==> flow/design.v <==
`timescale 10ns/1ns
module servo( input clk, input rst, output reg PWM, input [1:0]boton_cambiar_grados );
integer contador;
integer frecuencia;
integer auxContador;
reg C;
always@(posedge clk) begin
if (rst) begin
	PWM<=0;
	contador<=0;
end else begin
PWM<=~boton_cambiar_grados;
	auxContador=auxContador+1;
	if(boton_cambiar_grados==1)
		begin
				contador<= contador +1;                      
				if (contador< 75_000) 
				begin
					PWM <= 1;
				end
				else
				if (contador < 1_900_000)  
				begin
				PWM <= 0;
				end
	end			
	else if(boton_cambiar_grados==2)
		begin
				contador<= contador +1;                      
				if (contador<150_000)  
				begin
					PWM <= 1;
				end
				else
				if (contador < 1_850_000)  
				begin
				PWM <= 0;
				end
	end	
	else if(boton_cambiar_grados==3)
		begin
				contador<= contador +1;                      
				if (contador<240_000)	 
				begin
					PWM <= 1;
				end
				else
				if (contador < 1_800_000)  
				begin
				PWM <= 0;
				end
	end
	if(contador >=2_100_000)  
	begin
		contador <= 0;
	end			
end
end
 endmodule 
module ultrasonido1(input ultra, input clk, input rst, input echo, output reg done, output reg trigger, output reg [15:0] distance);
	parameter divH = 1000; 
	parameter divL = 2000;
	integer countF;
	integer countEcho;
	always @(posedge clk) begin 
		if (rst | ultra) 
		begin 
			countF <= 0;
			trigger <= 0;
		end 
		else 
		begin
			countF <= countF +1;  
			if (countF < divH+1)
				trigger <= 1;
			else
			if (countF < divL+1)
				trigger <= 0;
			else 
				countF <= 0;
		end
	end
	always @(posedge clk) begin
		if (rst) begin
			countEcho <= 0;
			done <= 0;
			distance <= 0;
		end
		else if (echo == 1) begin
			countEcho <= countEcho +1;
			done <= 0;
		end
		else
		begin
			if (echo == 0 & countEcho != 0)	
				distance <= (~countEcho*340)/2000000;
				countEcho <=0;
				done <= 1; 	
		end
	end
endmodule
`timescale 10ns/1ns
 module radar(  input clk, input rst, input echo, input [1:0] boton_cambiar_grados, output done, output trigger,
 output [15:0] distance, output PWM, input ultra);
 servo   servo( .clk (clk), .rst(rst), .PWM(PWM), .boton_cambiar_grados(boton_cambiar_grados));
 ultrasonido1 ultrasonido2( .ultra(ultra), .clk(clk), .rst(rst),  .echo(echo), .done(done), .trigger(trigger),.distance(distance));
 endmodule
Settings: LEC_CHECK=0, CAP_MARGIN=10, CELL_PAD_IN_SITES_GLOBAL_PLACEMENT=1, CORE_ASPECT_RATIO=1.34, CORE_MARGIN=2, CORE_UTILIZATION=28, CTS_CLUSTER_DIAMETER=331, CTS_CLUSTER_SIZE=36, GPL_ROUTABILITY_DRIVEN=0, GPL_TIMING_DRIVEN=1, MAX_ROUTING_LAYER=met4, PLACE_DENSITY_LB_ADDON=0.01, SLEW_MARGIN=0, TNS_END_PERCENT=25; clock period 19.0 ns.
run.sh (not shown) runs the stock make flow with config.mk's settings and CLKGATE_MAP_FILE=.
The baseline completed without violations.
==> next run, changes <==
- ABC_AREA: unset -> 1
- CAP_MARGIN: 10 -> 20
- CELL_PAD_IN_SITES_GLOBAL_PLACEMENT: 1 -> 0
- CORE_ASPECT_RATIO: 1.34 -> 1.78
- CORE_UTILIZATION: 28 -> 64
- CTS_CLUSTER_DIAMETER: 331 -> 393
- CTS_CLUSTER_SIZE: 36 -> unset
- GPL_TIMING_DRIVEN: 1 -> unset
- MAX_ROUTING_LAYER: met4 -> unset
- SLEW_MARGIN: 0 -> 20
- clock period: 19.0 -> 19.3 ns (I/O delays scaled with it)
Result: Hold slack gets better by 0.011 ns; global-route usage grows by 18 points; wire length shrinks by about 11%.
==> next run, changes <==
- ABC_AREA: 1 -> unset
- CELL_PAD_IN_SITES_GLOBAL_PLACEMENT: 0 -> unset
- CORE_ASPECT_RATIO: 1.78 -> unset
- CORE_UTILIZATION: 64 -> 17
- CTS_CLUSTER_DIAMETER: 393 -> unset
- GPL_ROUTABILITY_DRIVEN: 0 -> unset
- PLACE_DENSITY_LB_ADDON: 0.01 -> unset
- TNS_END_PERCENT: 25 -> unset
- clock period: 19.3 -> 32.8 ns (I/O delays scaled with it)
The changed run ran to the end with no violations.
Flip-flop count stays the same.
Routed wire length is lower by about 15%.
Worst setup slack gets better by 9.2 ns.
Count of clock-buffer cells in the layout is unchanged.
Design area is lower by about 3%.
Non-clock buffer count is lower by 8.
Critical path depth is lower by 48.
Utilization is lower by 49 points.
First-iteration DRC count is higher by 25%.
==> next run, changes <==
- ABC_AREA: unset -> 1
- CORE_UTILIZATION: 17 -> 72
- CTS_CLUSTER_SIZE: unset -> 10
- PLACE_DENSITY_LB_ADDON: unset -> 0.05
- TNS_END_PERCENT: unset -> 15
- clock period: 32.8 -> 16.8 ns (I/O delays scaled with it)
What happened: Synthesized cell count increases by 37%; setup slack loses 9.6 ns; count of clock-buffer cells in the layout goes down by 1; critical path depth increases by 62; wire length came out higher by 8.6%; first-iteration DRC count grows by 18%; via count is higher by 22%; final area is higher by 10%.
==> next run, changes <==
- CTS_CLUSTER_SIZE: 10 -> unset
- PLACE_DENSITY_LB_ADDON: 0.05 -> 0.2
- TNS_END_PERCENT: 15 -> 5
- clock period: 16.8 -> 19.2 ns (I/O delays scaled with it)
Result: Via count shrinks slightly. Synthesized cell count is unchanged. Sequential share of layout area is higher by 0.63 points. Final area shrinks by a few percent. Worst setup slack is better by 0.53 ns.
==> next run, changes <==
- CTS_CLUSTER_SIZE: unset -> 15
- HOLD_SLACK_MARGIN: unset -> 0.28
- PLACE_DENSITY_LB_ADDON: 0.2 -> 0.06
- SETUP_SLACK_MARGIN: unset -> 0.35
- TNS_END_PERCENT: 5 -> unset
- clock period: 19.2 -> 12.0 ns (I/O delays scaled with it)
What happened:
- This time the run died in 3_5_place_dp on DPL-0033
- synthesized cell count stays the same
- synthesized area is unchanged
- die area is unchanged

* * *

## alpha
// radar: RTL as listed in full above, without the edits since
Settings: LEC_CHECK=0, ABC_AREA=1, CAP_MARGIN=20, CELL_PAD_IN_SITES_GLOBAL_PLACEMENT=0, CORE_ASPECT_RATIO=1.78, CORE_MARGIN=2, CORE_UTILIZATION=72, CTS_CLUSTER_DIAMETER=393, GPL_ROUTABILITY_DRIVEN=0, PLACE_DENSITY_LB_ADDON=0.01, SLEW_MARGIN=20, TNS_END_PERCENT=25; clock period 20.2 ns.
What beta does differently from alpha at the input level:
Settings: a change of CORE_ASPECT_RATIO from 1.78 to 0.88; a change of the clock period (ns, I/O delays scaled along) from 20.2 to 15.5.
### Flow results
- For beta, the flow was terminated by a tool error in global routing and produced no final design.
- Between beta and alpha, the number of cells produced by synthesis does not differ in any meaningful way.
- On half-perimeter wire length after detailed placement: between alpha and beta, it ends up lower for beta.
- Post-synthesis chip area from yosys: alpha vs beta identical
- beta -> alpha: total die size flat
- Count of cells resized by post-cts repair: beta vs alpha up 85
- STATUS area of the core region: beta loses against alpha
#### Input delta (gamma over beta)
Settings: removing TNS_END_PERCENT (formerly 25); removing CTS_CLUSTER_DIAMETER (formerly 393); changing CORE_UTILIZATION from 72 to 43; removing GPL_ROUTABILITY_DRIVEN (formerly 0); removing CELL_PAD_IN_SITES_GLOBAL_PLACEMENT (formerly 0); removing CORE_ASPECT_RATIO (formerly 0.88); removing PLACE_DENSITY_LB_ADDON (formerly 0.01); removing ABC_AREA (formerly 1); changing the clock period (ns, I/O delays scaled along) from 15.5 to 23.5.
- Of beta and gamma, the higher total placed cells including tap cells belongs to beta.
- Compared with beta, gamma shows synthesis area per yosys that has gone down by a little under 10%.
- From beta to gamma, number of storage elements in the synthesis netlist did not move at all.
- Horizontal extent of the die of gamma exceeds that of beta by more than 10%.
- gamma: done, clean on timing, DRC and antenna
- Relative to beta, the cell count listed in synth_stat.txt measured on gamma has decreased by more than a quarter.
- Compared with beta, in gamma synthesized netlist net count shrank by about 26%; number of buffers inserted by post-CTS setup repair shrank by 24; synthesized cell count shrank by 1006; detailed-placement wirelength estimate grew by 4.5%.
What delta does differently from gamma at the input level:
Settings: swapping 43 for 72 in CORE_UTILIZATION; putting ABC_AREA at 1 where nothing was set; putting PLACE_DENSITY at 0.36 where nothing was set; putting TNS_END_PERCENT at 15 where nothing was set; swapping 23.5 for 16.8 in the clock period (ns, I/O delays scaled along).
Notes after the runs:
Summary: with gamma as the reference, synthesized cell count in delta moved up by more than a quarter. Final clock period utilization by the worst path | delta above gamma. Aggregate global-route resource usage up 12 points in delta wrt gamma.
[inputs] epsilon vs delta
Settings: an added CTS_CLUSTER_DIAMETER of 348; a change of PLACE_DENSITY from 0.36 to 0.87; a change of TNS_END_PERCENT from 15 to 10; an added CTS_CLUSTER_SIZE of 100; a change of the clock period (ns, I/O delays scaled along) from 16.8 to 13.9.
epsilon never completed; the flow aborted with a tool error in clock tree synthesis.
epsilon -> delta: area after synthesis delta 0, exact match
As far as synthesized-area fraction occupied by ao, oa, aoi and oai cells goes, delta and epsilon are indistinguishable; the numbers are identical.
delta has higher routability congestion estimate than epsilon.
Between delta and epsilon, the worst slack at placement is lower for epsilon.
Looking at post-DP HPWL, epsilon sits above delta.
As far as unique cell type count in the Yosys netlist goes, epsilon and delta are indistinguishable; the numbers are identical.
| simple-gate portion of the synthesized area | epsilon vs delta | ≈ equal |

* * *

## job 8290
RTL: the design.v shown in full above, as it stands there.
Settings: LEC_CHECK=0, ABC_AREA=1, CAP_MARGIN=40, CORE_MARGIN=2, CORE_UTILIZATION=72, CTS_CLUSTER_SIZE=72, PLACE_DENSITY_LB_ADDON=0.06, SLEW_MARGIN=20; clock period 12.0 ns.
detailed placement: job 8290 exited with error
The inputs of job 5856 differ from those of job 8290 as listed below.
Settings: CAP_MARGIN: 40 -> 20; CTS_CLUSTER_SIZE: 72 -> unset; ABC_AREA: 1 -> unset; PLACE_DENSITY_LB_ADDON: 0.06 -> unset; CORE_UTILIZATION: 72 -> 65; the clock period (ns, I/O delays scaled along): 12.0 -> 17.0.
[summary]
Between job 5856 and job 8290, it is job 5856 whose xor-xnor portion of the synthesized cell area is higher, by 7.7 points. | floorplan core density | job 5856 vs job 8290 | 6.7 points lower |. Summary of the comparison: post-synthesis chip area from yosys is lower in job 5856, relative to job 8290. | height of the die | higher: job 5856 |. Between job 8290 and job 5856, sequential area share after synthesis is lower for job 8290, job 5856 comes in above that. Job 5856 has fraction of the mapped netlist area in simple logic gates below what job 8290 had. Status: job 5856 FAILED at global routing (tool error). Job 8290 → job 5856: area of the die higher, post-synthesis cell count from yosys lower, synthesized cell count lower, synthesized area per cell higher.
### job 5856 -> job 3988
Settings: CORE_UTILIZATION: 65 -> 69; ABC_AREA: unset -> 1; the clock period (ns, I/O delays scaled along): 17.0 -> 12.0.
Notes after the runs:
- Flow for job 3988 halted at clock tree synthesis, error code DPL-0038.
- In the summary table, job 5856 is marked failed, with error GRT-0116 raised in global routing.
- Worst slack at placement: job 3988 < job 5856
- Job 3988: number of unique standard cell types used by synthesis is 75 lower than what job 5856 reported.
- The yosys stat chip area of job 3988 exceeds that of job 5856 by 9.6%.
- On total die size, job 3988 does worse than job 5856.
- Going from job 5856 to job 3988, cell count after placement climbed about 30%; instance count of the mapped netlist climbed about 37%; share of synthesized cell area in and, or, nand and nor gates climbed 27 points; area of the core region climbed 3.2%.
- Compare job 5856 and job 3988 | netlist area before placement higher: job 3988
- Of job 5856 and job 3988, the run reporting the lower cell count in the Yosys report was job 5856.
### job 3988 -> job 5734
Settings: removing ABC_AREA (formerly 1); changing CORE_UTILIZATION from 69 to 40; changing the clock period (ns, I/O delays scaled along) from 12.0 to 23.5.
==> comparison <==
Summary of job 5734 over job 3988: summed instance area of the synthesized netlist decreased about 9%; synthesized cell count decreased 1006; share of cell area taken by muxes after synthesis increased 1.7 points; die size increased 0.019 mm2.
Run comparison: job 5734 main combinational cell family by area after synthesis AND-OR/OR-AND gates; job 3988 main combinational cell family by area after synthesis simple AND/OR/NAND/NOR gates
Job 5734 reached the final stage; the timing, DRC and antenna checks on its layout passed.
